==> run a <==
==> flow/design.v <==
module rotational_cordic_stage #(parameter rot, i, n) (
  output logic signed [n:0] xprime, yprime,
  output logic signed [15:0] theta_out,
  input logic signed [n:0] x, y,
  input logic signed [15:0] theta
);
logic sigma;
assign sigma = theta[15] === 1;
assign theta_out = sigma ? theta + rot : theta - rot;
assign xprime = sigma ? x + (y >>> i) : x - (y >>> i);
assign yprime = sigma ? y - (x >>> i) : y + (x >>> i);
endmodule
module rotational_cordic (
  output logic data_out_rot,
  output logic [15:0] xprime,
  output logic [15:0] yprime,
  input logic [15:0] x,
  input logic [15:0] y,
  input logic [15:0] theta,
  input logic clk, reset, start
);
parameter logic [255:0] rot_lut = {
	16'd12868,	 
	16'd7596,	 
	16'd4014,	 
	16'd2037,	 
	16'd1023,	 
	16'd512,	 
	16'd256,	 
	16'd128,	 
	16'd64,		 
	16'd32,		 
	16'd16,		 
	16'd8,		 
	16'd4,		 
	16'd2,		 
	16'd1,		 
	16'd0		 
};
parameter k = 0.607252935;
parameter int k_scaled = 9949;	 
parameter stages = 16;
parameter n = 16;
logic signed [n:0] r_x[stages], r_y[stages];
logic signed [15:0] r_theta[stages];
logic r_data_out[stages];
assign r_x[0] = {x[15], x};
assign r_y[0] = {y[15], y};
assign r_theta[0] = theta;
assign r_data_out[0] = start;
logic signed [n:0] x_out[stages], y_out[stages];
logic signed [15:0] theta_out[stages];
assign data_out_rot = r_data_out[stages - 1];
logic signed [n:0] x_prime, y_prime;
assign x_prime = x_out[stages - 1] * k_scaled /  (1 << 14);
assign y_prime = y_out[stages - 1] * k_scaled /  (1 << 14);
assign xprime = {x_prime[n], x_prime[n - 2:0]};
assign yprime = {y_prime[n], y_prime[n - 2:0]};
genvar i;
generate
for (i = 0; i < stages - 1; i++)
begin: registers
	always_ff @(posedge clk, posedge reset)
		if (reset)
		begin
			r_x[i + 1] <= 0;
			r_y[i + 1] <= 0;
			r_theta[i + 1] <= 0;
			r_data_out[i + 1] <= 0;
		end
		else
		begin
			r_x[i + 1] <= x_out[i];
			r_y[i + 1] <= y_out[i];
			r_theta[i + 1] <= theta_out[i];
			r_data_out[i + 1] <= r_data_out[i];
		end
end
for (i = 0; i < stages; i++)
begin: calcStages
	rotational_cordic_stage #(.rot(rot_lut[16*(15-i) +: 16]), .i(i), .n(n)) s0 (
		.x(r_x[i]), .y(r_y[i]), .theta(r_theta[i]),
		.xprime(x_out[i]), .yprime(y_out[i]), .theta_out(theta_out[i]), .*
	);
end
endgenerate
endmodule
==> flow/run.sh <==
#!/bin/bash
# the make line also repeats each setting of config.mk as NAME=value (left out here)
make -C /OpenROAD-flow-scripts/flow DESIGN_CONFIG=/design/flow/config.mk WORK_HOME=/design/flow/orfs CLKGATE_MAP_FILE= finish
==> flow/config.mk <==
export PLATFORM = sky130hd
export DESIGN_NAME = rotational_cordic
export DESIGN_NICKNAME = rotational_cordic
export VERILOG_FILES = /design/flow/design.v
export SDC_FILE = /design/flow/constraint.sdc
export NUM_CORES = 4
export LEC_CHECK = 0
export CAP_MARGIN = 20
export CORE_MARGIN = 2
export CORE_UTILIZATION = 40
export GPL_ROUTABILITY_DRIVEN = 0
export GPL_TIMING_DRIVEN = 0
export SETUP_SLACK_MARGIN = 4.03
export SLEW_MARGIN = 20
export TNS_END_PERCENT = 50
==> flow/constraint.sdc <==
create_clock -name core_clock -period 14.5 [get_ports {clk}]
set_input_delay 2.9000 -clock core_clock [delete_from_list [all_inputs] [get_ports {clk}]]
set_output_delay 2.9000 -clock core_clock [all_outputs]
set_load 0.01 [all_outputs]
==> run b: changes against run a <==
==> flow/config.mk (replaced) <==
export PLATFORM = sky130hd
export DESIGN_NAME = rotational_cordic
export DESIGN_NICKNAME = rotational_cordic
export VERILOG_FILES = /design/flow/design.v
export SDC_FILE = /design/flow/constraint.sdc
export NUM_CORES = 4
export LEC_CHECK = 0
export CAP_MARGIN = 20
export CORE_MARGIN = 2
export CORE_UTILIZATION = 68
export CTS_CLUSTER_SIZE = 96
export SETUP_SLACK_MARGIN = 2.23
export SLEW_MARGIN = 20
export TNS_END_PERCENT = 15
==> flow/constraint.sdc (replaced) <==
create_clock -name core_clock -period 7.77 [get_ports {clk}]
set_input_delay 1.5540 -clock core_clock [delete_from_list [all_inputs] [get_ports {clk}]]
set_output_delay 1.5540 -clock core_clock [all_outputs]
set_load 0.01 [all_outputs]
==> run c: changes against run a <==
==> flow/config.mk (replaced) <==
export PLATFORM = sky130hd
export DESIGN_NAME = rotational_cordic
export DESIGN_NICKNAME = rotational_cordic
export VERILOG_FILES = /design/flow/design.v
export SDC_FILE = /design/flow/constraint.sdc
export NUM_CORES = 4
export LEC_CHECK = 0
export ABC_AREA = 1
export CAP_MARGIN = 20
export CORE_MARGIN = 2
export CORE_UTILIZATION = 72
export CTS_CLUSTER_DIAMETER = 209
export SETUP_SLACK_MARGIN = 1.84
export SLEW_MARGIN = 20
==> flow/constraint.sdc (replaced) <==
create_clock -name core_clock -period 7.06 [get_ports {clk}]
set_input_delay 1.4120 -clock core_clock [delete_from_list [all_inputs] [get_ports {clk}]]
set_output_delay 1.4120 -clock core_clock [all_outputs]
set_load 0.01 [all_outputs]
==> notes.md <==
fresh numbers from the pnr run: outcome timing/DRC/antenna clean, total number of tap cells approximately 2200, postcts setup bufs around 77, arrival time at the worst endpoint 9.78 ns, met1 track demand over resource between 20% and 30%, Reg area 18700 sq um, vias in the first global route 51300, r2r setup slk slightly below 10 ns
[end of results for run a]
==> notes.md <==
fresh numbers from the pnr run: postcts setup bufs ~81, outcome complete, but fails checks, r2r setup slk 2.54 ns, met1 track demand over resource 46.2%, Reg area between 15000 and 20000 sq um, post-route setup slack -3.10 ns, # setup viols final 32, arrival time at the worst endpoint between 8 and 9 ns, Layout Check Fail Reasons negative setup slack, total number of tap cells around 1300
[end of results for run c]
==> notes.md <==
fresh numbers from the pnr run: outcome complete, but fails checks, Layout Check Fail Reasons negative setup slack, arrival time at the worst endpoint around 9.5 ns, post-route setup slack -3.29 ns, r2r setup slk between 3 and 4 ns, total number of tap cells 1276, # setup viols final 32, Area growth, synth to finish 15.6%, vias in the first global route 52800, Worst Hold Slack 0.339 ns, met1 track demand over resource around 40%, postcts setup bufs 19, Critical Path End Type primary output, multi-input combinational cell count ~5400
[end of results for run b]
